==> flow/design.v (excerpt) <==
module my_chip (
    input logic [11:0] io_in,  
    output logic [11:0] io_out,  
    input logic clock,
    input logic reset  
);
For scale: about 510 flip-flops, about 26 I/O pins, ~25,000 sq um of cells after synthesis.
Settings: LEC_CHECK=0, CAP_MARGIN=0, CORE_MARGIN=2, CORE_UTILIZATION=72, CTS_CLUSTER_DIAMETER=51, CTS_CLUSTER_SIZE=21, PLACE_DENSITY=0.67, SETUP_SLACK_MARGIN=1.18, SLEW_MARGIN=20; clock period 9.03 ns.
run.sh (not shown) runs the stock make flow with config.mk's settings and CLKGATE_MAP_FILE=.
The first run ran to the end with no violations.
Next try:
--- a/flow/config.mk
+++ b/flow/config.mk
@@ -7,9 +7,10 @@
 export LEC_CHECK = 0
+export ABC_AREA = 1
 export CAP_MARGIN = 0
+export CORE_ASPECT_RATIO = 0.5
 export CORE_MARGIN = 2
 export CORE_UTILIZATION = 72
-export CTS_CLUSTER_DIAMETER = 51
-export CTS_CLUSTER_SIZE = 21
-export PLACE_DENSITY = 0.67
-export SETUP_SLACK_MARGIN = 1.18
+export CTS_CLUSTER_SIZE = 15
+export PLACE_DENSITY = 0.37
+export SETUP_SLACK_MARGIN = 1.12
 export SLEW_MARGIN = 20
==> flow/constraint.sdc (replaced) <==
create_clock -name core_clock -period 3.81 [get_ports {clock}]
set_input_delay 0.7620 -clock core_clock [delete_from_list [all_inputs] [get_ports {clock}]]
set_output_delay 0.7620 -clock core_clock [all_outputs]
set_load 0.01 [all_outputs]
Synthesized cell count came out higher by 19%.
Total power came out higher by 140%.
Area after synthesis came out higher by 5.3%.
Critical path depth came out higher by 8.
Setup slack loses 2.6 ns.
Utilization came out higher by 8.6 points.
Next try:
==> flow/config.mk (replaced) <==
export PLATFORM = sky130hd
export DESIGN_NAME = my_chip
export DESIGN_NICKNAME = my_chip
export VERILOG_FILES = /design/flow/design.v
export SDC_FILE = /design/flow/constraint.sdc
export NUM_CORES = 4
export LEC_CHECK = 0
export CAP_MARGIN = 20
export CORE_MARGIN = 2
export CORE_UTILIZATION = 72
export SLEW_MARGIN = 20
==> flow/constraint.sdc (replaced) <==
create_clock -name core_clock -period 5.91 [get_ports {clock}]
set_input_delay 1.1820 -clock core_clock [delete_from_list [all_inputs] [get_ports {clock}]]
set_output_delay 1.1820 -clock core_clock [all_outputs]
set_load 0.01 [all_outputs]
What happened:
- sequential share of layout area went up by 4.5 points
- power went down by 32%
- clock-buffer cell count went up by 13
- design area went down by 13%
- register-to-register slack is better by 1.1 ns
- first-iteration DRC count went down by about 40%
- synthesized cell count went down by about 16%
- sequential power went down by 37%

========
## willow
Starting RTL as in the previous note.
clock: 9.07 ns
lec_check: 0
cap_margin: 20
core_margin: 2
core_utilization: 39
cts_cluster_size: 30
gpl_routability_driven: 0
gpl_timing_driven: 1
hold_slack_margin: 0.28
max_routing_layer: met5
place_density_lb_addon: 0.19
setup_slack_margin: 1.13
slew_margin: 20
tns_end_percent: 35
willow was carried through to the last stage, and its layout satisfied the timing, DRC and antenna checks.
What xenon does differently from willow at the input level:
Settings: SETUP_SLACK_MARGIN now 0.76, was 1.13; CTS_CLUSTER_SIZE now 14, was 30; CORE_UTILIZATION now 72, was 39; ABC_AREA now 1, previously not set; CTS_CLUSTER_DIAMETER now 209, previously not set; the clock period (ns, I/O delays scaled along) now 3.81, was 9.07.
Findings:
Although xenon finished all stages, its layout failed final checks on negative setup slack.
When the final numbers for willow and xenon were put side by side, the number of tap instances turned out to be greater in willow.
Detailed-route wire length (xenon vs. willow) increases by more than 10%
xenon vs willow: non-clock buffer count up
xenon against willow; standby leakage power is up by more than a quarter.
The critical path start-end classification comes out reg -> reg in one run and reg -> out in the other, namely in xenon and willow respectively.
The inputs of quartz differ from those of xenon as listed below.
Settings: changing SETUP_SLACK_MARGIN from 0.76 to 0.89; changing CTS_CLUSTER_SIZE from 14 to 30; removing CTS_CLUSTER_DIAMETER (formerly 209); changing the clock period (ns, I/O delays scaled along) from 3.81 to 4.28.
==> results <==
- quartz: flow completed, timing, DRC and antenna clean
- Diff xenon -> quartz: power dissipated in sequential cells fell 11%; clock-cell share of area saw an increase; wire length increased 4800 um.
> inputs changed (quartz -> indigo)
Settings: CTS_CLUSTER_SIZE: 30 -> 21; SETUP_SLACK_MARGIN: 0.89 -> unset; ABC_AREA: 1 -> unset; PLACE_DENSITY_LB_ADDON: 0.19 -> unset; HOLD_SLACK_MARGIN: 0.28 -> 0.29; the clock period (ns, I/O delays scaled along): 4.28 -> 9.26.
### Flow results
- indigo finished every step from synthesis to the final layout, and the layout passed the timing, DRC and antenna checks.
- Higher sequential share of layout area was reported by indigo, not quartz.
- Post-route standard cell area excluding fillers was lower in the run labelled indigo.
- Cmp quartz and indigo / power / lower: indigo
- indigo vs. quartz: post-detailed-route wirelength per cell went down by about 1%.
- When indigo is set beside quartz, its area of the chip turns out to be about 5% smaller.
- Summary of indigo over quartz: number of cells in the design after placement went down about 15%, maximum number of pins on one net before global-route repair -22, post-layout utilization of the core lost 3.5 points, global-route usage saw a decrease, relative max-transition margin now larger.
- Between quartz and indigo, the logic share of the area is higher for indigo.
The inputs of raven differ from those of indigo as listed below.
Settings: ABC_AREA now 0, previously not set; CTS_CLUSTER_SIZE now 100, was 21; PLACE_DENSITY_LB_ADDON now 0.19, previously not set; SETUP_SLACK_MARGIN now 0.76, previously not set; CORE_ASPECT_RATIO now 0.9, previously not set; HOLD_SLACK_MARGIN now -0.09, was 0.29; the clock period (ns, I/O delays scaled along) now 3.89, was 9.26.
- Looking only at cell area reported after detailed placement, and setting everything else aside, the lower value of raven and indigo goes to indigo.
- raven ran in full, but the layout does not pass; the checks complain about negative setup slack.
- Delta (raven minus indigo): pre-CTS setup slack now smaller; sum of met3 wire segment lengths after detailed routing has increased; clock-pin slew reported for the worst setup and hold paths after clock tree synthesis held.

========
red:
Starting RTL as in the previous note.
==> flow/config.mk <==
export PLATFORM = sky130hd
export DESIGN_NAME = my_chip
export DESIGN_NICKNAME = my_chip
export VERILOG_FILES = /design/flow/design.v
export SDC_FILE = /design/flow/constraint.sdc
export NUM_CORES = 4
export LEC_CHECK = 0
export CAP_MARGIN = 20
export CORE_MARGIN = 7
export CORE_UTILIZATION = 24
export CTS_CLUSTER_SIZE = 30
export GPL_ROUTABILITY_DRIVEN = 0
export GPL_TIMING_DRIVEN = 1
export HOLD_SLACK_MARGIN = 0.26
export MAX_ROUTING_LAYER = met5
export PLACE_DENSITY_LB_ADDON = 0.19
export SLEW_MARGIN = 20
export TNS_END_PERCENT = 60
==> flow/constraint.sdc <==
create_clock -name core_clock -period 9.65 [get_ports {clock}]
set_input_delay 1.9300 -clock core_clock [delete_from_list [all_inputs] [get_ports {clock}]]
set_output_delay 1.9300 -clock core_clock [all_outputs]
set_load 0.01 [all_outputs]
Edits applied to the flow inputs when going from red to blue:
Settings: changing HOLD_SLACK_MARGIN from 0.26 to 0.28; changing CORE_MARGIN from 7 to 2; changing TNS_END_PERCENT from 60 to 35; changing CORE_UTILIZATION from 24 to 23; changing GPL_TIMING_DRIVEN from 1 to 0; setting SETUP_SLACK_MARGIN to -1.0 for the first time; changing the clock period (ns, I/O delays scaled along) from 9.65 to 10.9.
==> comparison <==
Routed wirelength normalized by instance count delta for blue relative to red: 12% higher. [compare] base=red new=blue: signed area change from the synthesized netlist to the final layout picked up an extra 2.3 points, utilization lost 0.52 points, total number of tap cells picked up an extra 85, critical path depth picked up an extra 5, share of power burned in registers picked up an extra 1.3 points. As far as layout sequential cell count goes, red and blue are indistinguishable; the numbers are identical. blue ended up with a higher net switching share of the total power than red did. Looking at power per cell area, blue sits 16% lower than red does.
For green, these inputs were changed with respect to blue:
Settings: CORE_UTILIZATION changed from 23 to 68; GPL_TIMING_DRIVEN changed from 0 to 1; SETUP_SLACK_MARGIN changed from -1.0 to 0.89; the clock period (ns, I/O delays scaled along) changed from 10.9 to 6.28.
--- outcome ---
green reached the end of the flow, and the finished layout is clean on the timing, DRC and antenna checks. Lower worst setup slack was reported by green, not blue. The met3 global-route usage number comes out lower for blue vs green. Compared with blue, green shows core area lower by about 70%. Looking at clock buffer count from CTS, green sits 6 lower than blue does. Diff blue -> green: quantity of gates resized following cts grew by 1; total design power has increased.
[inputs] orange vs green
Settings: swapping 30 for 100 in CTS_CLUSTER_SIZE; swapping 0.28 for -0.09 in HOLD_SLACK_MARGIN; putting ABC_AREA at 1 where nothing was set; swapping 68 for 72 in CORE_UTILIZATION; swapping 0.89 for 0.76 in SETUP_SLACK_MARGIN; swapping 6.28 for 3.89 in the clock period (ns, I/O delays scaled along).
==> results <==
Taking green as the reference, in orange number of clock buffer instances in the layout +about 9%; post-place instance area rose about 5.6%; post-synthesis chip area from yosys has increased; cell area after synthesis increased 5.3%.
io_out[0] as the capture point of the worst path was reported by green, and matrix_calculator.mul_logic.layer_1_reg.Q[23] by orange.
Of orange and green, the higher layout buffering overhead excluding clock cells belongs to orange.
Diff orange and green: tally of non-filler cells in the final layout lower in green
Against green, orange comes in 9.6% higher on met1 wire length.
From green to orange the numbers moved as follows: hold slack up 0.0056 ns; final worst-path cycle share increased by 10 points relative to the old numbers.

========
my_chip again, from the RTL that the note above started with.
clock: 4.57 ns
lec_check: 0
abc_area: 1
cap_margin: 40
core_aspect_ratio: 1.41
core_margin: 2
core_utilization: 72
cts_cluster_diameter: 84
cts_cluster_size: 10
hold_slack_margin: 0.27
place_density: 0.42
setup_slack_margin: 1.36
slew_margin: 20
Next try:
- ABC_AREA: 1 -> unset
- CORE_ASPECT_RATIO: 1.41 -> unset
- CTS_CLUSTER_DIAMETER: 84 -> 51
- CTS_CLUSTER_SIZE: 10 -> 24
- HOLD_SLACK_MARGIN: 0.27 -> unset
- PLACE_DENSITY: 0.42 -> 0.67
- SETUP_SLACK_MARGIN: 1.36 -> unset
- clock period: 4.57 -> 9.03 ns (I/O delays scaled with it)
The changed run produced a clean layout. Global-route usage is lower by 3.7 points. Hold slack barely changes. Wire length is lower by 22%. Setup slack gets better by 2200 ps.
Next try:
- ABC_AREA: unset -> 1
- CAP_MARGIN: 40 -> 20
- CTS_CLUSTER_DIAMETER: 51 -> unset
- CTS_CLUSTER_SIZE: 24 -> unset
- PLACE_DENSITY: 0.67 -> 0.42
- SETUP_SLACK_MARGIN: unset -> 0.8
- clock period: 9.03 -> 4.57 ns (I/O delays scaled with it)
Cell count grows by 19%.
Flip-flop count stays the same.
Register-to-register slack loses 3600 ps.
Routed wire length grows by 12%.
Sequential power grows by 100%.
Sequential share of layout area shrinks by 2.5 points.
Next try:
- ABC_AREA: 1 -> unset
- CTS_CLUSTER_DIAMETER: unset -> 51
- CTS_CLUSTER_SIZE: unset -> 58
- PLACE_DENSITY: 0.42 -> 0.67
- SETUP_SLACK_MARGIN: 0.8 -> unset
- clock period: 4.57 -> 9.03 ns (I/O delays scaled with it)
The changed run completed without violations.
Sequential power decreases by 51%.
Clock-buffer cell count decreases by 21.
Setup slack improves by 2200 ps.
Global-route usage drops by 3.0 points.
Hold slack is worse by 3.1 ps.
Wire length decreases by 12%.

========
== run 1 ==
Starting RTL as in the previous note.
export LEC_CHECK = 0
export CAP_MARGIN = 20
export CELL_PAD_IN_SITES_DETAIL_PLACEMENT = 1
export CELL_PAD_IN_SITES_GLOBAL_PLACEMENT = 3
export CORE_ASPECT_RATIO = 1.79
export CORE_MARGIN = 10
export CORE_UTILIZATION = 40
export CTS_CLUSTER_SIZE = 98
export GPL_ROUTABILITY_DRIVEN = 0
export HOLD_SLACK_MARGIN = -0.05
export MIN_ROUTING_LAYER = met1
export PLACE_DENSITY_LB_ADDON = 0.21
export SETUP_SLACK_MARGIN = 2.98
export SLEW_MARGIN = 0
export TNS_END_PERCENT = 30
create_clock -name core_clock -period 10.4 [get_ports {clock}]
Run 1: PASS, flow complete, no timing, DRC or antenna violations
What run 2 does differently from run 1 at the input level:
-- flow/config.mk --
<<< run 1, line 10
export CELL_PAD_IN_SITES_GLOBAL_PLACEMENT = 3
export CORE_ASPECT_RATIO = 1.79
export CORE_MARGIN = 10
>>> run 2, line 10
export CORE_MARGIN = 2
<<< run 1, line 17
export MIN_ROUTING_LAYER = met1
export PLACE_DENSITY_LB_ADDON = 0.21
export SETUP_SLACK_MARGIN = 2.98
export SLEW_MARGIN = 0
>>> run 2, line 15
export PLACE_DENSITY_LB_ADDON = 0.2
export SETUP_SLACK_MARGIN = -0.47
export SLEW_MARGIN = 20
==> flow/constraint.sdc <==
create_clock -name core_clock -period 10.0 [get_ports {clock}]
set_input_delay 2.0000 -clock core_clock [delete_from_list [all_inputs] [get_ports {clock}]]
set_output_delay 2.0000 -clock core_clock [all_outputs]
set_load 0.01 [all_outputs]
### Flow results
Relative to run 1, critical path data required time has gone down in run 2.
| share of total power in the clock network | lower: run 1 |
The lower global-route wire length before repair of run 1 and run 2 is in run 2.
First-iteration DRC count: run 2 vs run 1 up 78%
Relative to run 1, global-route usage has gone up in run 2.
Utilization: lower on run 1
The final reports for run 2 and run 1 show global routing met1 resource utilization higher in the former.
[compare] base=run 1 new=run 2: sequential cell count essentially unchanged, share of the clock period used by the worst path +0.70 points, growth of design area from synthesis to finish higher.
For run 3, these inputs were changed with respect to run 2:
-- flow/config.mk --
<<< run 2, line 13
export GPL_ROUTABILITY_DRIVEN = 0
export HOLD_SLACK_MARGIN = -0.05
>>> run 3, line 13
--- outcome ---
Per the comparison of run 3 with run 2, path length in cells of the critical path held; vias after detailed routing went up 111; largest driver fanout on the critical path held. Maximum number of pins on one net before global-route repair was lower in run 3 than in run 2. There was hardly any difference in flop and latch count out of synthesis between run 2 and run 3. [compare] base=run 2 new=run 3: area of the multi-input gates ~0 delta; utilization increased 0.15 points; part of the power in the clock network higher.
Here is what was changed in the inputs of run 4 compared with run 3.
==> flow/config.mk <==
export PLATFORM = sky130hd
export DESIGN_NAME = my_chip
export DESIGN_NICKNAME = my_chip
export VERILOG_FILES = /design/flow/design.v
export SDC_FILE = /design/flow/constraint.sdc
export NUM_CORES = 4
export LEC_CHECK = 0
export CAP_MARGIN = 20
export CORE_MARGIN = 2
export CORE_UTILIZATION = 53
export CTS_CLUSTER_DIAMETER = 331
export CTS_CLUSTER_SIZE = 17
export MAX_ROUTING_LAYER = met4
export PLACE_DENSITY = 0.42
export SLEW_MARGIN = 20
[summary]
No stage failed in run 4, and the final checks on the layout all came back clean.
Tally of clock buffers in the finished layout (run 4 / run 3): 0.46
The number of non-filler instances in the completed layout reported for run 4 is smaller than that of run 3 by about 8%.
Per the comparison of run 4 with run 3, setup slack went down by 0.025 ns, detailed-routing wirelength on met1 lower.
When run 4 is measured against run 3, its met2 wire length turns out about 11% lower.
Going from run 3 to run 4, post-detailed-placement half-perimeter wirelength moved down; area of the die saw a decrease; multi-input gate share of the layout cell area rose by 2.6 points; power fell 0.00096 W.
Run 3 has a higher wire length than run 4.

========
Starting RTL as in the previous note.
Settings: LEC_CHECK=0, CAP_MARGIN=20, CELL_PAD_IN_SITES_DETAIL_PLACEMENT=1, CELL_PAD_IN_SITES_GLOBAL_PLACEMENT=3, CORE_ASPECT_RATIO=1.79, CORE_MARGIN=2, CORE_UTILIZATION=40, CTS_CLUSTER_SIZE=98, GPL_ROUTABILITY_DRIVEN=0, HOLD_SLACK_MARGIN=-0.05, MIN_ROUTING_LAYER=met2, PLACE_DENSITY_LB_ADDON=0.21, SETUP_SLACK_MARGIN=2.98, SLEW_MARGIN=0, TNS_END_PERCENT=30; clock period 10.4 ns.
The baseline finished clean.
Change:
Settings changed: CELL_PAD_IN_SITES_DETAIL_PLACEMENT 1 to not set, CELL_PAD_IN_SITES_GLOBAL_PLACEMENT 3 to not set, CORE_ASPECT_RATIO 1.79 to not set, CTS_CLUSTER_SIZE 98 to not set, GPL_ROUTABILITY_DRIVEN 0 to not set, HOLD_SLACK_MARGIN -0.05 to not set, MIN_ROUTING_LAYER met2 to not set, PLACE_DENSITY_LB_ADDON 0.21 to not set, SETUP_SLACK_MARGIN 2.98 to not set, SLEW_MARGIN 0 to 20, TNS_END_PERCENT 30 to not set.
Clock period 10.4 ns to 6.86 ns, I/O delays scaled along.
Outcome: The changed run went through all stages and came out clean; synthesized area stays the same; cell area is higher by 0.71%; total power is higher by 54%.
Change:
Settings changed: ABC_AREA set to 1, CORE_UTILIZATION 40 to 72, CTS_CLUSTER_DIAMETER set to 319, PLACE_DENSITY_LB_ADDON set to 0.06, SETUP_SLACK_MARGIN set to 0.58.
Clock period 6.86 ns to 3.91 ns, I/O delays scaled along.
After rerunning:
- The changed run finished with timing, DRC and antenna clean
- count of clock-buffer cells in the layout goes up by 7
- global-route usage goes up by 18 points
- power rose by 76%
- worst hold slack improves by 0.0063 ns
- worst setup slack gets worse by 0.63 ns
Change:
Settings changed: ABC_AREA 1 to not set, CORE_UTILIZATION 72 to 66, CTS_CLUSTER_DIAMETER 319 to not set, PLACE_DENSITY_LB_ADDON 0.06 to not set, SETUP_SLACK_MARGIN 0.58 to not set.
Clock period 3.91 ns to 6.86 ns, I/O delays scaled along.
After rerunning: The changed run passed the timing, DRC and antenna checks; sequential share of layout area grows by 3.5 points; power went down by 47%; worst setup slack gets better by 0.72 ns; core utilization is lower by 10 points; global-route usage is lower by 5.5 points; routed wire length went down by 13%; die area came out higher by 3.5%.
Power figures rest on the tool's default switching activity, not on a simulated workload.
